Setup of build 71:
Design Basys3_Abacus_Top, start of the top module:
 module Basys3_Abacus_Top(
	 input clk,
	 input rst,
    input btnC,
    input btnR,
    input btnU,
    input [15:0] sw,
     output [6:0] seg,
     output dp,
     output [3:0] an,
     output [15:0] led
 );
Size: roughly 2,300 cells after synthesis, ~240 flip-flops, ~49 I/O pins, roughly 15,000 µm² of cells after synthesis.
clock: 3.67 ns
lec_check: 0
abc_area: 1
cap_margin: 0
core_aspect_ratio: 0.92
core_margin: 2
core_utilization: 72
cts_cluster_diameter: 63
cts_cluster_size: 72
hold_slack_margin: 0.06
max_routing_layer: met5
min_routing_layer: met1
place_density_lb_addon: 0.01
setup_slack_margin: -0.18
slew_margin: 20
run.sh (not shown) runs the stock make flow with config.mk's settings and CLKGATE_MAP_FILE=.
Layout checks on build 71: not met. Flow itself completed; violations: negative setup slack.
What build 33 does differently from build 71 at the input level:
Settings: removing CORE_ASPECT_RATIO (formerly 0.92); removing CTS_CLUSTER_SIZE (formerly 72); removing PLACE_DENSITY_LB_ADDON (formerly 0.01); removing HOLD_SLACK_MARGIN (formerly 0.06); removing MAX_ROUTING_LAYER (formerly met5); removing SETUP_SLACK_MARGIN (formerly -0.18); setting PLACE_DENSITY to 0.63 for the first time; changing CORE_MARGIN from 2 to 5; changing CORE_UTILIZATION from 72 to 38; removing CTS_CLUSTER_DIAMETER (formerly 63); removing MIN_ROUTING_LAYER (formerly met1); removing ABC_AREA (formerly 1); changing the clock period (ns, I/O delays scaled along) from 3.67 to 9.63.
### Flow results
Build 33: no failed stages, no open violations at the end
Of the two candidates, build 71 has the better minimum clock period after layout and build 33 the worse one.
The uppermost layer routed comes out met4 in one run and met5 in the other, namely in build 71 and build 33 respectively.
Build 33 vs build 71, cell with the biggest individual delay on the critical path: xnor2_1 vs dfxtp_4
Row non-clock buffer count: build 33 lower / build 71 higher
Of build 33 and build 71, the lower chip area belongs to build 71.
Relative to build 71, total cell area reported by yosys after synthesis increased by 4.7% in build 33.
Compared with build 71, build 33 shows a lower global-route usage.
Against build 71, build 33 reports a average detailed-routed wire length per instance that is higher.
--- input diff build 33..build 69 ---
Settings: a change of CAP_MARGIN from 0 to 20; a deleted PLACE_DENSITY that had been 0.63; a change of CORE_UTILIZATION from 38 to 67; a change of CORE_MARGIN from 5 to 2; an added CTS_CLUSTER_SIZE of 15; a change of the clock period (ns, I/O delays scaled along) from 9.63 to 5.25.
- FAIL: build 69; every other run in build 33 and build 69 is clean
- Final cell count, build 69 vs build 33: down by a few percent
- Compared with build 33, build 69 shows a setup slack that is 3.39 ns lower.
- Diff build 33 and build 69: number of antenna violations at the first check in global routing higher in build 33
- Build 69 vs build 33 — die size dropped 46%.
- Between build 33 and build 69, the worst slack at placement is higher for build 33.
- [compare] base=build 33 new=build 69: cell area rose by about 3.2%, worst relative slew slack +12 points, clock skew rose 0.0035 ns.
- | number of nets in the layout | build 69 vs build 33 | about 4% higher |
- Build 69 consumes more power than build 33 does.
- Data arrival time of the critical path delta for build 69 relative to build 33: 1.05 ns lower
--- input diff build 69..build 75 ---
Settings: putting ABC_AREA at 1 where nothing was set; clearing CTS_CLUSTER_SIZE, which used to be 15; swapping 67 for 72 in CORE_UTILIZATION; swapping 5.25 for 12.4 in the clock period (ns, I/O delays scaled along).
--- outcome ---
Build 75 closes out successfully: all stages finished, all timing, DRC and antenna checks passed.
Buffers plus inverters on the worst setup path (higher): build 69
The source of the critical timing path comes out sw[11] in one run and u3.u2.int_count[6]$_SDFFE_PP0P_ in the other, namely in build 75 and build 69 respectively.
Comparing build 69 against build 75, there is no change at all in I/O pin count.
Taking build 69 as the reference point, the synthesized area of build 75 falls by 4.5%.
Build 75 vs build 69, worst-path cell with the longest stage delay: clkdlybuf4s50_1 vs or4_1
From build 69 to build 75 the numbers moved as follows: die height lower; site row count went down; least setup slack across all paths after layout picked up an extra 5.24 ns; wire length on met1 decreased 19%; buffer count from post-CTS setup fixing went down 3.
Higher overall routed net length among build 75 and build 69: build 69
> inputs changed (build 75 -> build 86)
Settings: changing CORE_UTILIZATION from 72 to 59; removing ABC_AREA (formerly 1); changing the clock period (ns, I/O delays scaled along) from 12.4 to 6.61.
### Flow results
Changes observed in build 86 relative to build 75: number of buffers added by the clock tree synthesis step grew by about 8%, post-route core utilization dropped 15 points, final cycle utilization of the critical path went up 32 points, maximum number of pins on one net before global-route repair lower, power consumption +about 90%. Between build 86 and build 75, the clock-buffer cell count is lower for build 75. Build 86 finished end to end and its layout was clean on timing, DRC and antenna. Cmp build 86 vs build 75: sequential share of layout area lower in build 86. The met1 wire length of build 86 exceeds that of build 75 by about 20%.
The inputs of build 20 differ from those of build 86 as listed below.
Settings: CORE_UTILIZATION changed from 59 to 40; CTS_CLUSTER_SIZE newly set to 90; CAP_MARGIN changed from 20 to 35; the clock period (ns, I/O delays scaled along) changed from 6.61 to 10.0.
## What came out
Relative to build 86, the clock tree cell share of total cell area of build 20 is higher by 0.89 points. Relative to build 86, end-of-flow core utilization has gone down in build 20. Diff build 86 -> build 20 | final area | up by a few percent. The run showing the smaller total leakage power is build 86. Hold slack: lower on build 86.

fjord:
Basys3_Abacus_Top again, from the RTL that the note above started with.
==> flow/design.v (excerpt) <==
 module Basys3_Abacus_Top(
	 input clk,
	 input rst,
    input btnC,
    input btnR,
    input btnU,
    input [15:0] sw,
     output [6:0] seg,
     output dp,
     output [3:0] an,
     output [15:0] led
 );
clock: 10.0 ns
lec_check: 0
abc_area: 1
cap_margin: 35
core_aspect_ratio: 1.09
core_margin: 2
core_utilization: 40
cts_cluster_size: 90
place_density_lb_addon: 0.07
slew_margin: 20
Inputs modified between fjord and xenon:
- CORE_UTILIZATION: 40 -> 70
- CTS_CLUSTER_DIAMETER: unset -> 29
- PLACE_DENSITY_LB_ADDON: 0.07 -> unset
- CORE_ASPECT_RATIO: 1.09 -> unset
- CAP_MARGIN: 35 -> 20
- CTS_CLUSTER_SIZE: 90 -> unset
- ABC_AREA: 1 -> unset
- the clock period (ns, I/O delays scaled along): 10.0 -> 5.17
==> results <==
xenon reports its endpoint of the most critical setup path as seg[1]$_DFF_P_ while fjord reports led[9].
In xenon the implementation completed, yet the final layout does not meet the checks, the culprit being negative setup slack.
When xenon is set beside fjord, its count of clock-buffer cells in the layout turns out to be 30 larger.
xenon against fjord; net total in the final layout is down by a little under 10%.
Of xenon and fjord, the run reporting the higher data required time of the critical path was fjord.
Per the comparison of xenon with fjord, overall power consumption moved up, area enclosed by the die boundary moved down, vertical extent of the die has decreased.
In xenon, the clock network power share came out 14 points above the value in fjord.
What nickel does differently from xenon at the input level:
- a deleted CTS_CLUSTER_DIAMETER that had been 29
- a change of CORE_UTILIZATION from 70 to 59
- a change of the clock period (ns, I/O delays scaled along) from 5.17 to 6.5
- Power per unit of standard cell area, xenon and nickel: lower on nickel
- Compare xenon and nickel | maximum frequency higher: xenon
- Post-route setup TNS: nickel > xenon
- Looking at post-CTS resize count across xenon and nickel, the one that comes out lower is nickel.
- Note that the routed length per instance recorded for nickel amounts to 0.80 times the value seen in xenon.
- nickel vs. xenon: register-to-register slack went up by 0.74 ns.
- ~same insertion delay at the late pin of the worst-skew pair in xenon and nickel
- When nickel is measured against xenon, its combined global-route utilization of all metal layers turns out 11 points lower.
- Every stage of the flow completed for nickel, and the final layout passed the timing, DRC and antenna checks.
- Comparing xenon and nickel, shortest clock period the worst path allows after layout is lower on xenon.
For violet, these inputs were changed with respect to nickel:
- CORE_UTILIZATION now 40, was 59
- the clock period (ns, I/O delays scaled along) now 6.61, was 6.5
[summary]
Compared with nickel, violet shows global-route usage lower by 6.8 points. Higher switching power as a share of total power was reported by nickel, not violet. First-iteration DRC count (violet vs. nickel) decreases slightly. [violet vs nickel] signed area change from the synthesized netlist to the final layout: higher in violet.

Starting RTL as in the previous note.
==> flow/design.v (excerpt) <==
 module Basys3_Abacus_Top(
	 input clk,
	 input rst,
    input btnC,
    input btnR,
    input btnU,
    input [15:0] sw,
     output [6:0] seg,
     output dp,
     output [3:0] an,
     output [15:0] led
 );
==> flow/config.mk <==
export PLATFORM = sky130hd
export DESIGN_NAME = Basys3_Abacus_Top
export DESIGN_NICKNAME = Basys3_Abacus_Top
export VERILOG_FILES = /design/flow/design.v
export SDC_FILE = /design/flow/constraint.sdc
export NUM_CORES = 4
export LEC_CHECK = 0
export CAP_MARGIN = 20
export CORE_MARGIN = 2
export CORE_UTILIZATION = 68
export CTS_CLUSTER_DIAMETER = 44
export CTS_CLUSTER_SIZE = 87
export HOLD_SLACK_MARGIN = -0.1
export SLEW_MARGIN = 20
==> flow/constraint.sdc <==
create_clock -name core_clock -period 8.31 [get_ports {clk}]
set_input_delay 1.6620 -clock core_clock [delete_from_list [all_inputs] [get_ports {clk}]]
set_output_delay 1.6620 -clock core_clock [all_outputs]
set_load 0.01 [all_outputs]
Edit:
- CORE_UTILIZATION: 68 -> 58
- CTS_CLUSTER_DIAMETER: 44 -> unset
- CTS_CLUSTER_SIZE: 87 -> unset
- HOLD_SLACK_MARGIN: -0.1 -> unset
- clock period: 8.31 -> 3.94 ns (I/O delays scaled with it)
What happened: Now the flow finished but failed the layout checks on setup timing; die area climbs by 17%; fmax climbs by 23%; synthesized area stays the same; sequential cell count stays the same; critical path depth drops by 1; setup slack gets worse by 3.1 ns; count of clock-buffer cells in the layout drops by 1; register-to-register slack gets worse by 3.1 ns; via count climbs by 6.2%; clock power climbs by 68%.
Edit:
- ABC_AREA: unset -> 1
- CORE_UTILIZATION: 58 -> 70
- CTS_CLUSTER_DIAMETER: unset -> 42
- SETUP_SLACK_MARGIN: unset -> 0.7
- clock period: 3.94 -> 4.76 ns (I/O delays scaled with it)
What happened:
- Now the flow produced a clean layout
- count of clock-buffer cells in the layout went up by 1
- worst setup slack gets better by 1.6 ns
- die area decreases by 20%
- utilization climbs by 6.9 points
- design area went down by 13%
- fmax grows by 19%
- non-clock buffer count drops by 326
- global-route usage climbs by 0.32 points
Edit:
- ABC_AREA: 1 -> unset
- CORE_UTILIZATION: 70 -> 40
- CTS_CLUSTER_DIAMETER: 42 -> unset
- SETUP_SLACK_MARGIN: 0.7 -> unset
- clock period: 4.76 -> 10.0 ns (I/O delays scaled with it)
=>
- The changed run finished clean
- via count came out lower by a few percent
- setup slack gains 3.2 ns
- die size rose by well over a third
- cell area came out lower slightly
- synthesized cell count went down by roughly a tenth
- routed wire length came out higher by roughly a tenth
- synthesized area went up by a few percent
- worst hold slack got worse by 0.0060 ns
- sequential share of layout area barely changes
Power is estimated from default activity; no workload was simulated.
